== fjord ==
Design cordic_pipeline_rtl, start of the top module:
module cordic_pipeline_rtl( clock, reset, ce, angle_in, sin_out, cos_out, valid_out );
parameter integer W = 12;  
parameter FXP_MUL = 1024;  
parameter PIPE_LATENCY = 15;  
input clock, reset, ce;
input signed [W-1:0] angle_in;  
output signed [W-1:0] sin_out, cos_out;
output valid_out;
wire signed [11:0] atan[0:10];  
assign atan[0] = 12'sd804;
assign atan[1] = 12'sd475;
assign atan[2] = 12'sd251;
assign atan[3] = 12'sd127;
assign atan[4] = 12'sd64;
assign atan[5] = 12'sd32;
assign atan[6] = 12'sd16;
assign atan[7] = 12'sd8;
assign atan[8] = 12'sd4;
assign atan[9] = 12'sd2;
assign atan[10] = 12'sd1;
wire signed [W-1:0] sin_tab [0:11];
wire signed [W-1:0] cos_tab [0:11];
wire signed [W-1:0] t_angle_tab [0:11];  
wire signed [W-1:0] angle_tab [0:11];
reg unsigned [4:0] valid_cnt;  
always@(posedge clock)
begin
if ( reset == 1'b0 )
valid_cnt <= PIPE_LATENCY;  
else
if( ( valid_cnt != 0 ) && ( ce == 1'b1 ) )
valid_cnt <= valid_cnt - 1;  
end
assign valid_out = ( valid_cnt == 0 )? 1'b1 : 1'b0;  
assign cos_tab[0] = 1.0 * FXP_MUL;
assign sin_tab[0] = 0;
assign angle_tab[0] = 0;
assign t_angle_tab[0] = angle_in;
  ...
For scale: roughly 600 flip-flops, ~40 I/O pins.
clock: 4.5 ns
lec_check: 0
cap_margin: 15
cell_pad_in_sites_detail_placement: 1
core_aspect_ratio: 1.03
core_margin: 2
core_utilization: 68
cts_cluster_diameter: 189
gpl_routability_driven: 0
gpl_timing_driven: 1
place_density: 0.53
setup_slack_margin: -0.37
slew_margin: 20
run.sh (not shown) runs the stock make flow with config.mk's settings and CLKGATE_MAP_FILE=.
fjord did not finish; a tool error ended it in clock tree synthesis.
Input changes introduced in nickel (baseline for comparison: fjord):
Settings: CTS_CLUSTER_DIAMETER removed (was 189); GPL_TIMING_DRIVEN removed (was 1); GPL_ROUTABILITY_DRIVEN removed (was 0); CORE_ASPECT_RATIO removed (was 1.03); CELL_PAD_IN_SITES_DETAIL_PLACEMENT removed (was 1); SETUP_SLACK_MARGIN removed (was -0.37); CAP_MARGIN changed from 15 to 20; CORE_UTILIZATION changed from 68 to 40; PLACE_DENSITY removed (was 0.53); the clock period (ns, I/O delays scaled along) changed from 4.5 to 4.26.
[summary]
nickel reached the end of the flow, and the finished layout is clean on the timing, design-rule and antenna checks.
The number of synthesized flops with an enable pin on nickel is in line with that on fjord.
On and-or/or-and share of the synthesized area, fjord and nickel are basically level.
Note that the HPWL reported at the end of detailed placement recorded for fjord amounts to 1.6 times the value seen in nickel.
Cmp nickel vs fjord: floorplan core density lower in nickel
Going from fjord to nickel, worst setup timing slack at the placement stage grows by 0.33 ns.
On area after synthesis, fjord tracks nickel almost exactly.
In nickel, total die area is higher than in fjord.
As of nickel, placed standard-cell area had risen by a few percent compared to fjord.
[nickel] number of placed instances with taps included rose 554 relative to fjord
[inputs] ember vs nickel
Settings: CORE_UTILIZATION now 72, was 40; CTS_CLUSTER_DIAMETER now 34, previously not set; the clock period (ns, I/O delays scaled along) now 3.09, was 4.26.
Results
ember did not finish: a tool error stopped it during clock tree synthesis. nickel has higher cell total after placement than ember. ember against nickel; number of standard-cell rows in the floorplan is down by more than a quarter. In ember relative to nickel, cell area after placement had gone up by a little under 10%. For width of the die, dividing the value from nickel by the value from ember gives 1.3. The die size of ember was superior to that of nickel. | worst-case setup slack after placement | ember vs nickel | 0.93 ns lower |. The core utilization at floorplan in ember sits 32 points above the value recorded for nickel.
The following lists how garnet was set up differently from ember:
Settings: changing CORE_UTILIZATION from 72 to 40; removing CTS_CLUSTER_DIAMETER (formerly 34); changing the clock period (ns, I/O delays scaled along) from 3.09 to 4.5.
==> results <==
- garnet reached the end of the flow, and the finished layout is clean on the timing, design-rule and antenna checks.
- ember -> garnet: half-perimeter wire length after detailed placement decreased by more than a quarter
- Compared with ember, number of placed instances, taps included in garnet decreased slightly.
- Diff ember -> garnet | number of core rows | up by more than a quarter
- Between ember and garnet, the top-level I/O count does not differ in any meaningful way.
- Going from ember to garnet, die height grew by more than a quarter.
- ember has a lower die outline area than garnet.
- | pre-placement core utilization | garnet vs ember | 32 points lower |
- Setup slack at placement (higher): garnet


The RTL this note starts from:
==> flow/design.v <==
module cordic_step ( clock, ce, sin_in, cos_in, angle_in, t_angle, atan,
sin_out, cos_out, angle_out, t_angle_out );
parameter integer step = 0;  
parameter integer W = 12;  
input clock, ce;
input signed [W-1:0] sin_in, cos_in, angle_in, t_angle, atan;
output reg signed [W-1:0] sin_out, cos_out, angle_out, t_angle_out;
always @ (posedge clock)
begin
if( ce == 1'b1 )
begin
if(t_angle >= angle_in)
begin
cos_out <= cos_in - (sin_in >>> step);
sin_out <= ((cos_in >>> step) + sin_in);
angle_out <= angle_in + atan;
end
else if (t_angle < angle_in)
begin
cos_out <= cos_in + (sin_in >>> step);
sin_out <= -(cos_in >>> step) + sin_in;
angle_out <= angle_in - atan;
end
t_angle_out <= t_angle;
end  
end
endmodule
module mul_Kn(clock, ce, value_in, value_out, t_angle );
parameter integer W = 12;  
parameter FXP_SHIFT = 10;  
input clock, ce;
input signed[W-1:0] value_in, t_angle;
output reg signed[W-1:0] value_out;
reg signed [2*W-1:0] val, val_0, val_2, val_4, val_5, val_7, val_7_9_d, val_9;  
reg signed [2*W-1:0] val_0_2, val_4_5, val_7_9, val_0_2_4_5, val_0_2_4_5_7_9;  
always @ (posedge clock)
begin
if( ce == 1'b1 )
begin
val = value_in; val_0 <= val; val_2 <= val << 2; val_4 <= val << 4;
val_5 <= val << 5; val_7 <= val << 7; val_9 <= val << 9;
val_0_2 <= val_0 - val_2; val_4_5 <= val_4 - val_5; val_7_9 <= val_7 + val_9;
val_0_2_4_5 <= val_0_2 + val_4_5;
val_7_9_d <= val_7_9;  
val_0_2_4_5_7_9 = val_0_2_4_5 + val_7_9_d;
value_out <= val_0_2_4_5_7_9 >>> FXP_SHIFT;
end
end
endmodule
module cordic_pipeline_rtl( clock, reset, ce, angle_in, sin_out, cos_out, valid_out );
parameter integer W = 12;  
parameter FXP_MUL = 1024;  
parameter PIPE_LATENCY = 15;  
input clock, reset, ce;
input signed [W-1:0] angle_in;  
output signed [W-1:0] sin_out, cos_out;
output valid_out;
wire signed [11:0] atan[0:10];  
assign atan[0] = 12'sd804;
assign atan[1] = 12'sd475;
assign atan[2] = 12'sd251;
assign atan[3] = 12'sd127;
assign atan[4] = 12'sd64;
assign atan[5] = 12'sd32;
assign atan[6] = 12'sd16;
assign atan[7] = 12'sd8;
assign atan[8] = 12'sd4;
assign atan[9] = 12'sd2;
assign atan[10] = 12'sd1;
wire signed [W-1:0] sin_tab [0:11];
wire signed [W-1:0] cos_tab [0:11];
wire signed [W-1:0] t_angle_tab [0:11];  
wire signed [W-1:0] angle_tab [0:11];
reg unsigned [4:0] valid_cnt;  
always@(posedge clock)
begin
if ( reset == 1'b0 )
valid_cnt <= PIPE_LATENCY;  
else
if( ( valid_cnt != 0 ) && ( ce == 1'b1 ) )
valid_cnt <= valid_cnt - 1;  
end
assign valid_out = ( valid_cnt == 0 )? 1'b1 : 1'b0;  
assign cos_tab[0] = 1.0 * FXP_MUL;
assign sin_tab[0] = 0;
assign angle_tab[0] = 0;
assign t_angle_tab[0] = angle_in;
cordic_step #(0) cordic_step_0 ( clock, ce, sin_tab[0], cos_tab[0], angle_tab[0], t_angle_tab[0], atan[0],
sin_tab[1], cos_tab[1], angle_tab[1], t_angle_tab[1] );
cordic_step #(1) cordic_step_1 ( clock, ce, sin_tab[1], cos_tab[1], angle_tab[1], t_angle_tab[1], atan[1],
sin_tab[2], cos_tab[2], angle_tab[2], t_angle_tab[2] );
cordic_step #(2) cordic_step_2 ( clock, ce, sin_tab[2], cos_tab[2], angle_tab[2], t_angle_tab[2], atan[2],
sin_tab[3], cos_tab[3], angle_tab[3], t_angle_tab[3] );
cordic_step #(3) cordic_step_3 ( clock, ce, sin_tab[3], cos_tab[3], angle_tab[3], t_angle_tab[3], atan[3],
sin_tab[4], cos_tab[4], angle_tab[4], t_angle_tab[4] );
cordic_step #(4) cordic_step_4 ( clock, ce, sin_tab[4], cos_tab[4], angle_tab[4], t_angle_tab[4], atan[4],
sin_tab[5], cos_tab[5], angle_tab[5], t_angle_tab[5] );
cordic_step #(5) cordic_step_5 ( clock, ce, sin_tab[5], cos_tab[5], angle_tab[5], t_angle_tab[5], atan[5],
sin_tab[6], cos_tab[6], angle_tab[6], t_angle_tab[6] );
cordic_step #(6) cordic_step_6 ( clock, ce, sin_tab[6], cos_tab[6], angle_tab[6], t_angle_tab[6], atan[6],
sin_tab[7], cos_tab[7], angle_tab[7], t_angle_tab[7] );
cordic_step #(7) cordic_step_7 ( clock, ce, sin_tab[7], cos_tab[7], angle_tab[7], t_angle_tab[7], atan[7],
sin_tab[8], cos_tab[8], angle_tab[8], t_angle_tab[8] );
cordic_step #(8) cordic_step_8 ( clock, ce, sin_tab[8], cos_tab[8], angle_tab[8], t_angle_tab[8], atan[8],
sin_tab[9], cos_tab[9], angle_tab[9], t_angle_tab[9] );
cordic_step #(9) cordic_step_9 ( clock, ce, sin_tab[9], cos_tab[9], angle_tab[9], t_angle_tab[9], atan[9],
sin_tab[10], cos_tab[10], angle_tab[10], t_angle_tab[10] );
cordic_step #(10)cordic_step_10( clock, ce, sin_tab[10], cos_tab[10], angle_tab[10], t_angle_tab[10],
atan[10], sin_tab[11], cos_tab[11], angle_tab[11], t_angle_tab[11] );
mul_Kn mul_Kn_sin ( clock, ce, sin_tab[11], sin_out, t_angle_tab[11] );
mul_Kn mul_Kn_cos ( clock, ce, cos_tab[11], cos_out, t_angle_tab[11] );
endmodule
==> flow/config.mk <==
export PLATFORM = sky130hd
export DESIGN_NAME = cordic_pipeline_rtl
export DESIGN_NICKNAME = cordic_pipeline_rtl
export VERILOG_FILES = /design/flow/design.v
export SDC_FILE = /design/flow/constraint.sdc
export NUM_CORES = 4
export LEC_CHECK = 0
export ABC_AREA = 1
export CAP_MARGIN = 40
export CELL_PAD_IN_SITES_GLOBAL_PLACEMENT = 0
export CORE_MARGIN = 6
export CORE_UTILIZATION = 19
export CTS_CLUSTER_DIAMETER = 378
export GPL_TIMING_DRIVEN = 0
export HOLD_SLACK_MARGIN = 0.23
export MIN_ROUTING_LAYER = met2
export PLACE_DENSITY_LB_ADDON = 0.12
export SLEW_MARGIN = 40
export TNS_END_PERCENT = 20
==> flow/constraint.sdc <==
create_clock -name core_clock -period 2.46 [get_ports {clock}]
set_input_delay 0.4920 -clock core_clock [delete_from_list [all_inputs] [get_ports {clock}]]
set_output_delay 0.4920 -clock core_clock [all_outputs]
set_load 0.01 [all_outputs]
The first run completed, yet does not pass: negative setup slack.
==> next run, changes <==
==> flow/config.mk (replaced) <==
export PLATFORM = sky130hd
export DESIGN_NAME = cordic_pipeline_rtl
export DESIGN_NICKNAME = cordic_pipeline_rtl
export VERILOG_FILES = /design/flow/design.v
export SDC_FILE = /design/flow/constraint.sdc
export NUM_CORES = 4
export LEC_CHECK = 0
export ABC_AREA = 1
export CAP_MARGIN = 20
export CORE_MARGIN = 2
export CORE_UTILIZATION = 70
export PLACE_DENSITY = 0.35
export SETUP_SLACK_MARGIN = 1.04
export SLEW_MARGIN = 20
==> flow/constraint.sdc (replaced) <==
create_clock -name core_clock -period 3.73 [get_ports {clock}]
set_input_delay 0.7460 -clock core_clock [delete_from_list [all_inputs] [get_ports {clock}]]
set_output_delay 0.7460 -clock core_clock [all_outputs]
set_load 0.01 [all_outputs]
Outcome: The changed run failed in global routing. Die area came out lower by 73%. Area after synthesis is unchanged. Synthesized cell count is unchanged.
==> next run, changes <==
--- a/flow/config.mk
+++ b/flow/config.mk
@@ -7,8 +7,5 @@
 export LEC_CHECK = 0
-export ABC_AREA = 1
 export CAP_MARGIN = 20
 export CORE_MARGIN = 2
-export CORE_UTILIZATION = 70
-export PLACE_DENSITY = 0.35
-export SETUP_SLACK_MARGIN = 1.04
+export CORE_UTILIZATION = 44
 export SLEW_MARGIN = 20
==> flow/constraint.sdc (replaced) <==
create_clock -name core_clock -period 4.26 [get_ports {clock}]
set_input_delay 0.8520 -clock core_clock [delete_from_list [all_inputs] [get_ports {clock}]]
set_output_delay 0.8520 -clock core_clock [all_outputs]
set_load 0.01 [all_outputs]
Effect: With this change the flow went through all stages and came out clean; synthesized cell count shrinks by roughly a tenth; area after synthesis shrinks slightly; die size grows by well over a third.
==> next run, changes <==
--- a/flow/config.mk
+++ b/flow/config.mk
@@ -9,3 +9,5 @@
 export CORE_MARGIN = 2
-export CORE_UTILIZATION = 44
+export CORE_UTILIZATION = 70
+export PLACE_DENSITY = 0.64
+export SETUP_SLACK_MARGIN = 1.13
 export SLEW_MARGIN = 20
==> flow/constraint.sdc (replaced) <==
create_clock -name core_clock -period 4.5 [get_ports {clock}]
set_input_delay 0.9000 -clock core_clock [delete_from_list [all_inputs] [get_ports {clock}]]
set_output_delay 0.9000 -clock core_clock [all_outputs]
set_load 0.01 [all_outputs]
The changed run finished with timing, DRC and antenna clean.
Clock skew rises by 0.0040 ns.
Final area rises by 11%.
Synthesized area does not change.
Hold slack gets better by 0.0038 ns.
